## wip/xenon
==> flow/design.v (excerpt) <==
module kcpsm6 (address, instruction, bram_enable, in_port, out_port, port_id, write_strobe, k_write_strobe, read_strobe, interrupt, interrupt_ack, sleep, reset, clk) ;
parameter [7:0] 	hwbuild = 8'h00 ;
parameter [11:0] 	interrupt_vector = 12'h3FF ;
parameter integer scratch_pad_memory_size = 64 ;   
output [11:0]	address ;
input	 [17:0]    	instruction ;
output		bram_enable ;
input	 [7:0]	in_port ;
output [7:0]	out_port ;
output [7:0]	port_id ;
output		write_strobe ;
output		k_write_strobe ;
output		read_strobe ;
input			interrupt ;
output		interrupt_ack ;
input			sleep ;
input			reset ;
input			clk ;
wire	[2:1]		t_state_value ;
wire	[2:1]		t_state ;
wire 			run_value ;
wire              run ;
wire  		internal_reset_value ;
wire 			internal_reset ;
wire 			sync_sleep ;
wire 			int_enable_type ;
wire 			interrupt_enable_value ;
wire			interrupt_enable ;
wire			sync_interrupt ;
wire 			active_interrupt_value ;
wire 			active_interrupt ;
wire	[2:0]		arith_logical_sel ;
wire			arith_carry_in ;
wire			arith_carry_value ;
wire			arith_carry ;
wire 	[7:0]		half_arith_logical ;
wire 	[7:0]		logical_carry_mask ;
  ...
Size in the first run: roughly 1,400 flip-flops, roughly 56,000 sq um of cells after synthesis.
clock: 4.36 ns
lec_check: 0
cap_margin: 20
core_margin: 2
core_utilization: 59
place_density: 0.6
slew_margin: 20
run.sh (not shown) runs the stock make flow with config.mk's settings and CLKGATE_MAP_FILE=.
The flow for wip/xenon finished, though final verification flagged setup timing.
What wip/amber does differently from wip/xenon at the input level:
Settings: GPL_TIMING_DRIVEN: unset -> 1; ABC_AREA: unset -> 0; CAP_MARGIN: 20 -> 30; CTS_CLUSTER_SIZE: unset -> 77; PLACE_DENSITY: 0.6 -> unset; CORE_UTILIZATION: 59 -> 72; PLACE_DENSITY_LB_ADDON: unset -> 0.0; SETUP_SLACK_MARGIN: unset -> 1.25.
### Flow results
global routing (5_1_grt): wip/amber exited with error
[wip/xenon] flow finished | final checks: failed | reasons: setup timing
From wip/xenon to wip/amber, fraction of registers with async set or reset after synthesis did not move at all.
Row count (higher): wip/xenon
The number of buffers inserted by post-CTS setup repair of wip/amber exceeds that of wip/xenon by 129.
Going from wip/xenon to wip/amber, boundary pin count roughly the same; post-place setup slack went up; number of buffers between clock root and the deepest sink held; post-detailed-placement cell area moved up; die boundary height lost about 9%.
Die area: wip/amber < wip/xenon
wip/amber vs. wip/xenon: share of the core filled by cells before placement went up by 13 points.
> inputs changed (wip/amber -> wip/harbor)
Settings: CORE_UTILIZATION changed from 72 to 65; CTS_CLUSTER_SIZE changed from 77 to 57; SETUP_SLACK_MARGIN removed (was 1.25); ABC_AREA changed from 0 to 1; the clock period (ns, I/O delays scaled along) changed from 4.36 to 5.49.
### Flow results
- wip/harbor: full flow OK, the timing, design-rule and antenna checks passed
- Taking wip/amber as the reference, in wip/harbor synthesized instance count now sits higher; die height up 13 um.
- Delta (wip/harbor minus wip/amber): proportion of synthesized chip area in sequential cells grew by 0.93 points; number of cells in the yosys synthesis report increased 995; placed standard-cell area now sits lower.
- On number of placed cells counting well taps, the higher figure sits with wip/harbor, not wip/amber.
- Post-synthesis cell area | wip/harbor below wip/amber
Inputs modified between wip/harbor and wip/sierra:
Settings: removing ABC_AREA (formerly 1); changing CAP_MARGIN from 30 to 20; changing CORE_UTILIZATION from 65 to 8; removing PLACE_DENSITY_LB_ADDON (formerly 0.0); removing CTS_CLUSTER_SIZE (formerly 57); removing GPL_TIMING_DRIVEN (formerly 1); setting PLACE_DENSITY to 0.6 for the first time; changing the clock period (ns, I/O delays scaled along) from 5.49 to 9.08.
Findings:
The design internal power in wip/sierra is 0.61 times that in wip/harbor.
Sort wip/sierra and wip/harbor by final wirelength, ascending, and wip/harbor comes first.
Net count of the finished layout sits lower in wip/sierra than in wip/harbor.
wip/sierra reports its dominant combinational cell family by area after synthesis as multiplexers while wip/harbor reports AND-OR/OR-AND gates.
Compared with wip/harbor, in wip/sierra initial antenna violation count went up 11; worst reg-to-reg path cell count went up 3; clock latency of the later-clocked register in the worst-skew pair went up 60 ps; overall power went down 8.6 mW.

---

## job 101
kcpsm6 again, from the RTL that the note above started with.
==> flow/design.v (excerpt) <==
module kcpsm6 (address, instruction, bram_enable, in_port, out_port, port_id, write_strobe, k_write_strobe, read_strobe, interrupt, interrupt_ack, sleep, reset, clk) ;
parameter [7:0] 	hwbuild = 8'h00 ;
parameter [11:0] 	interrupt_vector = 12'h3FF ;
parameter integer scratch_pad_memory_size = 64 ;   
output [11:0]	address ;
input	 [17:0]    	instruction ;
output		bram_enable ;
input	 [7:0]	in_port ;
output [7:0]	out_port ;
output [7:0]	port_id ;
output		write_strobe ;
output		k_write_strobe ;
output		read_strobe ;
input			interrupt ;
output		interrupt_ack ;
input			sleep ;
input			reset ;
input			clk ;
wire	[2:1]		t_state_value ;
wire	[2:1]		t_state ;
wire 			run_value ;
wire              run ;
wire  		internal_reset_value ;
wire 			internal_reset ;
wire 			sync_sleep ;
wire 			int_enable_type ;
wire 			interrupt_enable_value ;
wire			interrupt_enable ;
wire			sync_interrupt ;
wire 			active_interrupt_value ;
wire 			active_interrupt ;
wire	[2:0]		arith_logical_sel ;
wire			arith_carry_in ;
wire			arith_carry_value ;
wire			arith_carry ;
wire 	[7:0]		half_arith_logical ;
wire 	[7:0]		logical_carry_mask ;
wire 	[7:0]		carry_arith_logical ;
wire 	[7:0]		arith_logical_value ;
wire 	[7:0]		arith_logical_result ;
wire 	[7:0]		shift_rotate_value ;
wire 	[7:0]		shift_rotate_result ;
wire			shift_in_bit ;
wire 	[7:0]		alu_result ;
wire 	[1:0]		alu_mux_sel_value ;
wire 	[1:0]		alu_mux_sel ;
wire			strobe_type ;
wire 			write_strobe_value ;
wire 			k_write_strobe_value ;
wire			read_strobe_value ;
wire			flag_enable_type ;
wire			flag_enable_value ;
wire			flag_enable ; 
wire			lower_parity ;
wire			lower_parity_sel ;
wire			carry_lower_parity ;
  ...
Settings: LEC_CHECK=0, CAP_MARGIN=20, CORE_MARGIN=2, CORE_UTILIZATION=40, PLACE_DENSITY=0.6, SLEW_MARGIN=20; clock period 9.0 ns.
Job 101: done, clean on timing, DRC and antenna
Input-level comparison between job 102 and job 101:
- a change of CORE_UTILIZATION from 40 to 65
- a change of the clock period (ns, I/O delays scaled along) from 9.0 to 7.84
Results
Diff job 101 -> job 102 | antenna diode count | increase of 1
On area of all placed cells without fillers: between job 101 and job 102, it ends up lower for job 102.
Job 102 vs. job 101: number of non-clock buffers increased 44, first-pass GRT wire length decreased about 1.7%.
Going from job 101 to job 102, the iteration tally of the first detailed-router pass was found to have gone up by 1.
Inputs modified between job 102 and job 103:
- clearing PLACE_DENSITY, which used to be 0.6
- swapping 65 for 58 in CORE_UTILIZATION
- putting SETUP_SLACK_MARGIN at 1.61 where nothing was set
- swapping 7.84 for 6.49 in the clock period (ns, I/O delays scaled along)
[summary]
Job 103 vs. job 102: worst-case setup slack after placement went down by 0.66 ns.
Job 103: non-clock buffering overhead in the final layout is 1.9 points higher than what job 102 reported.
Comparing job 102 and job 103, global-route usage is higher on job 102.
In job 103, least setup slack across all paths after layout is higher than in job 102.
Compared with job 102, the detailed router inserted more vias in job 103.
Row non-clock buffer count: job 103 higher / job 102 lower
Comparing job 102 with job 103, the switching portion of total power came out essentially unchanged.
### job 103 -> job 104
- an added PLACE_DENSITY of 0.6
- an added ABC_AREA of 1
- a change of SETUP_SLACK_MARGIN from 1.61 to -0.43
- an added CORE_ASPECT_RATIO of 1.42
- a change of CORE_UTILIZATION from 58 to 72
- a change of the clock period (ns, I/O delays scaled along) from 6.49 to 4.36
### Flow results
- Layout checks on job 104: not met. Flow itself completed; violations: setup timing.
- Job 103 ended with every stage complete and zero timing, DRC or antenna violations.
- Final area ended up about 0.9% lower on job 104 than on job 103.
- Compared with job 103, in job 104 number of gates given a new drive strength after cts -102; combinational power +57%; I/O pin count ~0 delta.
- Across both runs, part of the Yosys area used for sequential elements was higher for job 104 than for job 103.
- The post-detailed-route wirelength per cell in job 104 sits about 8% below the value recorded for job 103.
- Comparing job 104 and job 103, the lower clock network area share was measured on job 104.
- Summary of job 104 over job 103: synthesized instance count has increased; area after synthesis saw a decrease.
Relative to job 104, the following input files were edited for job 105:
- TNS_END_PERCENT newly set to 5
- SETUP_SLACK_MARGIN changed from -0.43 to 1.27
- CTS_CLUSTER_SIZE newly set to 10
- CORE_ASPECT_RATIO removed (was 1.42)
Results
Although job 105 finished all stages, its layout failed final checks on capacitance limit, slew limit, setup timing. Delta (job 105 minus job 104): count of inverters not on the clock network in the layout went up by 3; number of non-clock buffers rose by about 30%; routed length on met1 climbed about 15%. Per the comparison of job 105 with job 104, area added between synthesis and finish grew by 11 points; wire length of the first global-routing pass higher; power increased by 10% relative to the old numbers; area enclosed by the die boundary barely changed. Per the comparison of job 105 with job 104, clock buffer count from CTS picked up an extra 39, fraction of area in clock buffers and inverters picked up an extra 0.43 points. Time the worst path needs with I/O delays and setup in job 105 is 0.064 ns below job 104.
No activity file was given, so power comes from the tool's default toggle rates.
